==> inputs of wip/tundra <==
==> flow/design.v (excerpt) <==
module test_wrapper #(
	parameter SYS_VERSION = 41,
	parameter WIDTH = 16,
	parameter NUM_SUB_MON = 3
)(
	input clk,
	input reset,
	input       [5:0] slave_address,
	input             slave_read,
	input             slave_write,
	input      [31:0] slave_writedata,
	output reg [31:0] slave_readdata,
	output [WIDTH-1:0] dut_a,
	output [WIDTH-1:0] dut_b,
	input  [WIDTH-1:0] dut_out
);
	reg  [31:0] d_hpc_ctrl;
	wire [31:0] o_hpc_datctr;
	wire [31:0] o_hpc_errctr;
	wire [31:0] o_hpc_sysver;
	wire [31:0] o_hpc_dutdelay;
	reg  [31:0] i_hpc_fselect;
	reg  [31:0] i_hpc_fmanual_a;
	reg  [31:0] i_hpc_fmanual_b;
	reg  [31:0] i_hpc_fbitset_a;
	reg  [31:0] i_hpc_fbitset_b;
	reg  [31:0] i_hpc_fbitclr_a;
	reg  [31:0] i_hpc_fbitclr_b;
	reg  [31:0] o_hpc_maxacc;
	reg  [31:0] o_hpc_minacc;
	localparam D_CTRL_ADDR     = 6'h00;
	localparam O_SYSVER_ADDR   = 6'h04;
	localparam I_FSELECT_ADDR    = 6'h10;
	localparam I_FMANUAL_A_ADDR  = 6'h14;
	localparam I_FMANUAL_B_ADDR  = 6'h18;
	localparam I_FBITSET_A_ADDR  = 6'h1C;
  ...
clock: 1.31 ns
lec_check: 0
cap_margin: 20
core_margin: 2
core_utilization: 72
cts_cluster_diameter: 345
cts_cluster_size: 39
place_density_lb_addon: 0.1
setup_slack_margin: 0.39
slew_margin: 20
run.sh (not shown) runs the stock make flow with config.mk's settings and CLKGATE_MAP_FILE=.
==> wip/pepper: changes against wip/tundra <==
- CORE_UTILIZATION: 72 -> 71
- CTS_CLUSTER_DIAMETER: 345 -> 285
- CTS_CLUSTER_SIZE: 39 -> unset
- PLACE_DENSITY: unset -> 0.39
- PLACE_DENSITY_LB_ADDON: 0.1 -> unset
- SETUP_SLACK_MARGIN: 0.39 -> unset
==> flow/constraint.sdc (replaced) <==
create_clock -name core_clock -period 2.01 [get_ports {clk}]
set_input_delay 0.4020 -clock core_clock [delete_from_list [all_inputs] [get_ports {clk}]]
set_output_delay 0.4020 -clock core_clock [all_outputs]
set_load 0.01 [all_outputs]
==> summary of the runs <==
In synthesized cell count, wip/pepper and wip/tundra do not differ. In area after synthesis, wip/tundra and wip/pepper do not differ. Of wip/pepper and wip/tundra, wip/pepper has the higher die area (gap 1.4%, measured against wip/tundra). wip/pepper finished with negative setup slack left. wip/tundra did not get past global routing (5_1_grt).
==> figures <==
Y dimension of the die: wip/pepper 205 um; wip/tundra 204 um
Run status: wip/pepper finished with violations; wip/tundra did not finish
Failing step: wip/pepper -; wip/tundra global routing (5_1_grt)
Reasons for failing layout checks: wip/pepper negative setup slack; wip/tundra -
Placed wire-length estimate after detailed placement: wip/pepper 48.3 mm; wip/tundra 54.2 mm
Placed cell areas: wip/pepper 32500 um2; wip/tundra 34400 um2
Die Width: wip/pepper 205 um; wip/tundra 204 um
Post-place setup slack: wip/pepper -0.330 ns; wip/tundra -0.996 ns
Placed Cells incl. Taps: wip/pepper 3252; wip/tundra 3403
Num CTS Buffers: wip/pepper 75; wip/tundra 24
Initial standard-cell utilization of the core: wip/pepper 72.0%; wip/tundra 72.5%
Core region area: wip/pepper 39800 um2; wip/tundra 39500 um2
RD Place Congestion: wip/pepper 0.919; wip/tundra 0.909
Setup fix buffers added after clock tree synthesis: wip/pepper 10; wip/tundra 62

---

==> branch indigo: inputs <==
Starting RTL as in the previous note.
Design test_wrapper, start of the top module:
module test_wrapper #(
	parameter SYS_VERSION = 41,
	parameter WIDTH = 16,
	parameter NUM_SUB_MON = 3
)(
	input clk,
	input reset,
	input       [5:0] slave_address,
	input             slave_read,
	input             slave_write,
	input      [31:0] slave_writedata,
	output reg [31:0] slave_readdata,
	output [WIDTH-1:0] dut_a,
	output [WIDTH-1:0] dut_b,
	input  [WIDTH-1:0] dut_out
);
	reg  [31:0] d_hpc_ctrl;
	wire [31:0] o_hpc_datctr;
	wire [31:0] o_hpc_errctr;
	wire [31:0] o_hpc_sysver;
	wire [31:0] o_hpc_dutdelay;
	reg  [31:0] i_hpc_fselect;
	reg  [31:0] i_hpc_fmanual_a;
	reg  [31:0] i_hpc_fmanual_b;
	reg  [31:0] i_hpc_fbitset_a;
	reg  [31:0] i_hpc_fbitset_b;
	reg  [31:0] i_hpc_fbitclr_a;
	reg  [31:0] i_hpc_fbitclr_b;
	reg  [31:0] o_hpc_maxacc;
	reg  [31:0] o_hpc_minacc;
	localparam D_CTRL_ADDR     = 6'h00;
	localparam O_SYSVER_ADDR   = 6'h04;
	localparam I_FSELECT_ADDR    = 6'h10;
	localparam I_FMANUAL_A_ADDR  = 6'h14;
	localparam I_FMANUAL_B_ADDR  = 6'h18;
	localparam I_FBITSET_A_ADDR  = 6'h1C;
	localparam I_FBITSET_B_ADDR  = 6'h20;
	localparam I_FBITCLR_A_ADDR  = 6'h24;
	localparam I_FBITCLR_B_ADDR  = 6'h28;
	localparam O_DUTDELAY_ADDR   = 6'h2C;
	localparam O_DATCTR_ADDR   = 6'h30;
	localparam O_ERRCTR_ADDR   = 6'h34;
	localparam O_MAXACC_ADDR   = 6'h38;
	localparam O_MINACC_ADDR   = 6'h3C;
	wire writing = ~slave_read && slave_write;
	wire reading = slave_read && ~slave_write;
	always @(posedge clk) begin
		case (slave_address)
			D_CTRL_ADDR:
				if (writing)
					d_hpc_ctrl <= slave_writedata;
				else if (reading)
					slave_readdata <= d_hpc_ctrl;
			O_DATCTR_ADDR:
				if (reading)
					slave_readdata <= o_hpc_datctr;
			O_ERRCTR_ADDR:
				if (reading)
					slave_readdata <= o_hpc_errctr;
			O_SYSVER_ADDR:
				if (reading)
					slave_readdata <= o_hpc_sysver;
			O_DUTDELAY_ADDR:
				if (reading)
					slave_readdata <= o_hpc_dutdelay;
			O_MAXACC_ADDR:
				if (reading)
					slave_readdata <= o_hpc_maxacc;
			O_MINACC_ADDR:
				if (reading)
					slave_readdata <= o_hpc_minacc;
			I_FSELECT_ADDR:
  ...
clock: 3.91 ns
lec_check: 0
cap_margin: 20
cell_pad_in_sites_global_placement: 3
core_aspect_ratio: 1.58
core_margin: 10
core_utilization: 40
cts_cluster_size: 22
gpl_timing_driven: 1
place_density_lb_addon: 0.11
setup_slack_margin: 1.0
slew_margin: 25
tns_end_percent: 5
==> inputs of branch delta, as changes to branch indigo <==
Settings changed: CELL_PAD_IN_SITES_GLOBAL_PLACEMENT 3 to default, CORE_ASPECT_RATIO 1.58 to default, CORE_MARGIN 10 to 2, CORE_UTILIZATION 40 to 72, CTS_CLUSTER_SIZE 22 to 31, GPL_TIMING_DRIVEN 1 to default, HOLD_SLACK_MARGIN from default to -0.09, PLACE_DENSITY from default to 0.64, PLACE_DENSITY_LB_ADDON 0.11 to default, SETUP_SLACK_MARGIN 1.0 to 0.42, SLEW_MARGIN 25 to 20, TNS_END_PERCENT 5 to default.
==> flow/constraint.sdc (replaced) <==
create_clock -name core_clock -period 1.55 [get_ports {clk}]
set_input_delay 0.3100 -clock core_clock [delete_from_list [all_inputs] [get_ports {clk}]]
set_output_delay 0.3100 -clock core_clock [all_outputs]
set_load 0.01 [all_outputs]
==> inputs of branch violet, as changes to branch indigo <==
Settings changed: ABC_AREA from default to 1, CELL_PAD_IN_SITES_GLOBAL_PLACEMENT 3 to default, CORE_ASPECT_RATIO 1.58 to 0.5, CORE_MARGIN 10 to 2, CORE_UTILIZATION 40 to 72, CTS_CLUSTER_DIAMETER from default to 285, CTS_CLUSTER_SIZE 22 to 95, GPL_TIMING_DRIVEN 1 to default, PLACE_DENSITY from default to 0.39, PLACE_DENSITY_LB_ADDON 0.11 to default, SETUP_SLACK_MARGIN 1.0 to 0.49, SLEW_MARGIN 25 to 20, TNS_END_PERCENT 5 to default.
==> flow/constraint.sdc (replaced) <==
create_clock -name core_clock -period 1.67 [get_ports {clk}]
set_input_delay 0.3340 -clock core_clock [delete_from_list [all_inputs] [get_ports {clk}]]
set_output_delay 0.3340 -clock core_clock [all_outputs]
set_load 0.01 [all_outputs]
==> changes_impl.md <==
## Flow update

- Endpoint, Worst Hold: u_testbench.u_driver.fa_2[0]
- RSZ-0062 raised after global routing: true
- Postcts setup bufs: 0
- Die width: 233 um
- Post-route DRC: 0
- Design Area, Final: between 30,000 and 40,000 um^2
- Top-count cell post-synth: dfxtp_1
- Final net count: 2,695
- Dpl cell area: 30,900 um^2
- Largest net degree at the start of global routing: 150
- Status: finished clean
- CP max stage cell: a31oi_1
- Sw Ratio: 0.212
- Routing usage on met1: 0.204
[end of results for branch indigo]
==> changes_impl.md <==
### Metrics

- Status: stopped before the end
- Vertical die size: 204 um
- Die width: around 200 um
- Error msg: [ERROR DPL-0033] detailed placement checks failed during check placement.
- Dominant comb cell: simple AND/OR/NAND/NOR gates
- Syn Inst Count: 2,466
- Post-synth top cells: 529 x dfxtp_1, 381 x nor2_1, 257 x edfxtp_1
- Adder Area Share: 0.0240
- Mux share of post-synthesis cell area: 0.0608
- Fail Step: clock tree synthesis
- Die Area: 41,400 um^2
- Top-count cell post-synth: dfxtp_1
- # Cells Yosys: 2,466
- DP Cell Count: 3,369
- Synth Area in XOR/XNOR: 0.0434
- Yosys stat area: 28,700 um^2
- Ys flop type: dfxtp_1
- Dpl cell area: 33,900 um^2
[end of results for branch delta]
==> changes_impl.md <==
### Metrics

- Yosys stat area: 30,700 um^2
- Top-count cell post-synth: nand2_1
- Dpl cell area: between 30,000 and 40,000 um^2
- Leading area contributor after synthesis: dfxtp_1
- Synth Area in Simple Gates: 0.225
- Postcts setup bufs: 81
- Status: stopped before the end
- Place WS: -0.543 ns
- Die width: 296 um
- Fail Step: global routing
- YS warnings: 14
- Cell Type Count: 42
[end of results for branch violet]

---

==> inputs of exp/ember <==
Starting RTL as in the previous note.
Settings: LEC_CHECK=0, CAP_MARGIN=20, CORE_MARGIN=2, CORE_UTILIZATION=72, CTS_CLUSTER_SIZE=31, HOLD_SLACK_MARGIN=-0.09, PLACE_DENSITY=0.64, SETUP_SLACK_MARGIN=-0.16, SLEW_MARGIN=20; clock period 1.55 ns.
==> exp/yarrow (differences from exp/ember) <==
Settings changed: CORE_UTILIZATION 72 to 58, CTS_CLUSTER_SIZE 31 to unset, HOLD_SLACK_MARGIN -0.09 to unset, PLACE_DENSITY 0.64 to unset, SETUP_SLACK_MARGIN -0.16 to 0.58.
==> flow/constraint.sdc (replaced) <==
create_clock -name core_clock -period 2.12 [get_ports {clk}]
set_input_delay 0.4240 -clock core_clock [delete_from_list [all_inputs] [get_ports {clk}]]
set_output_delay 0.4240 -clock core_clock [all_outputs]
set_load 0.01 [all_outputs]
==> exp/amber (differences from exp/ember) <==
Settings changed: ABC_AREA set to 1, CORE_UTILIZATION 72 to 40, CTS_CLUSTER_SIZE 31 to unset, PLACE_DENSITY 0.64 to unset, SETUP_SLACK_MARGIN -0.16 to 0.59.
==> flow/constraint.sdc (replaced) <==
create_clock -name core_clock -period 3.0 [get_ports {clk}]
set_input_delay 0.6000 -clock core_clock [delete_from_list [all_inputs] [get_ports {clk}]]
set_output_delay 0.6000 -clock core_clock [all_outputs]
set_load 0.01 [all_outputs]
==> qor summary <==
metric                                                                              exp/yarrow                  exp/ember             exp/amber
Longest individual stage delay on the worst path                                        370 ps                          -                590 ps
WL/cell                                                                                19.9 um                          -               17.1 um
Length of the first detailed-routing pass in iterations                                      5                          -                     5
Share of synthesized cell area in and-or and or-and compound cells                       7.84%                      7.84%                 8.28%
Cell area after technology mapping                                                 0.0287 mm^2                0.0287 mm^2           0.0307 mm^2
Placeable Area                                                                     0.0488 mm^2                0.0395 mm^2           0.0759 mm^2
Type of the most critical hold path                                       register to register                          -  register to register
Fraction of synthesized cell area in xor and xnor cells                                  4.34%                      4.34%                 2.17%
Uppermost signal routing layer after detailed routing                                     met5                          -                  met4
Fraction of power spent switching nets                                                   20.1%                          -                 20.7%
Number of warnings in the stage logs                                                        32                          -                    30
Stages on worst setup path                                                                   7                          -                     1
Run status                                                          complete, but fails checks  aborted with a tool error        finished clean
Last stage reached                                                                           -                    5_1_grt                     -
Reasons for failing layout checks                                                 setup timing                          -                     -
Slew at the pin closest to its max-slew limit                                           618 ps                          -                963 ps
Crit-path max FO                                                                             4                          -                     2
Layout overhead on the synthesized area                                                  30.1%                          -                 17.2%
Total power per unit cell area                                                     799 mW/mm^2                          -           605 mW/mm^2
Internal power of the cells                                                           23800 uW                          -              17300 uW
Power share of the clock group                                                           46.1%                          -                 47.9%

---

==> nickel: inputs <==
Starting RTL as in the previous note.
clock: 1.55 ns
lec_check: 0
abc_area: 1
cap_margin: 20
core_margin: 2
core_utilization: 70
cts_cluster_diameter: 57
cts_cluster_size: 49
place_density: 0.35
setup_slack_margin: 0.44
slew_margin: 20
==> inputs of raven, as changes to nickel <==
ABC_AREA = default   (was 1)
CAP_MARGIN = 10   (was 20)
CORE_UTILIZATION = 72   (was 70)
CTS_CLUSTER_DIAMETER = 381   (was 57)
CTS_CLUSTER_SIZE = 32   (was 49)
HOLD_SLACK_MARGIN = 0.29   (was default)
PLACE_DENSITY = 0.64   (was 0.35)
SETUP_SLACK_MARGIN = -0.16   (was 0.44)
==> flow/constraint.sdc (replaced) <==
create_clock -name core_clock -period 2.08 [get_ports {clk}]
set_input_delay 0.4160 -clock core_clock [delete_from_list [all_inputs] [get_ports {clk}]]
set_output_delay 0.4160 -clock core_clock [all_outputs]
set_load 0.01 [all_outputs]
==> inputs of harbor, as changes to nickel <==
ABC_AREA = default   (was 1)
CORE_UTILIZATION = 40   (was 70)
CTS_CLUSTER_DIAMETER = default   (was 57)
CTS_CLUSTER_SIZE = default   (was 49)
PLACE_DENSITY = default   (was 0.35)
SETUP_SLACK_MARGIN = 0.16   (was 0.44)
==> flow/constraint.sdc (replaced) <==
create_clock -name core_clock -period 2.8 [get_ports {clk}]
set_input_delay 0.5600 -clock core_clock [delete_from_list [all_inputs] [get_ports {clk}]]
set_output_delay 0.5600 -clock core_clock [all_outputs]
set_load 0.01 [all_outputs]
==> inputs of maple, as changes to nickel <==
CAP_MARGIN = 10   (was 20)
CELL_PAD_IN_SITES_DETAIL_PLACEMENT = 1   (was default)
CELL_PAD_IN_SITES_GLOBAL_PLACEMENT = 2   (was default)
CORE_ASPECT_RATIO = 1.83   (was default)
CORE_UTILIZATION = 69   (was 70)
CTS_CLUSTER_DIAMETER = default   (was 57)
CTS_CLUSTER_SIZE = 64   (was 49)
MAX_ROUTING_LAYER = met5   (was default)
MIN_ROUTING_LAYER = met2   (was default)
PLACE_DENSITY = default   (was 0.35)
PLACE_DENSITY_LB_ADDON = 0.23   (was default)
SETUP_SLACK_MARGIN = 0.02   (was 0.44)
==> flow/constraint.sdc (replaced) <==
create_clock -name core_clock -period 2.34 [get_ports {clk}]
set_input_delay 0.4680 -clock core_clock [delete_from_list [all_inputs] [get_ports {clk}]]
set_output_delay 0.4680 -clock core_clock [all_outputs]
set_load 0.01 [all_outputs]
==> comparison table <==
quantity	harbor	maple	nickel	raven
Status	finished clean	did not finish	did not finish	finished with violations
Last stage reached	-	global placement without I/O	global routing	-
Violated checks	-	-	-	setup timing
Pre-Repair DR Iteration Count	5	-	-	6
Critical path's slowest cell	sky130_fd_sc_hd__or3_1	-	-	sky130_fd_sc_hd__or3_1
Power of the combinational group	296 uW	-	-	461 uW
Port buffer count	120	-	120	120
Effective utilization at floorplan	0.402	0.698	0.711	0.725
Area of the placeable core	0.0712 sq mm	0.0440 sq mm	0.0432 sq mm	0.0395 sq mm
CP arrival	2900 ps	-	-	2670 ps
Routed len/inst	18.2 um	-	-	20.6 um
Number of hold violations in the final report	0	-	-	0
# H-tree levels	3	-	2	1
Combinational Gates	1536	-	-	1536
CTS tree	done	-	-	done
Number of resized instances in the post-cts repair step	1	-	875	29
FF-to-FF path depth	9	-	-	8
Power figures rest on the tool's default switching activity, not on a simulated workload.
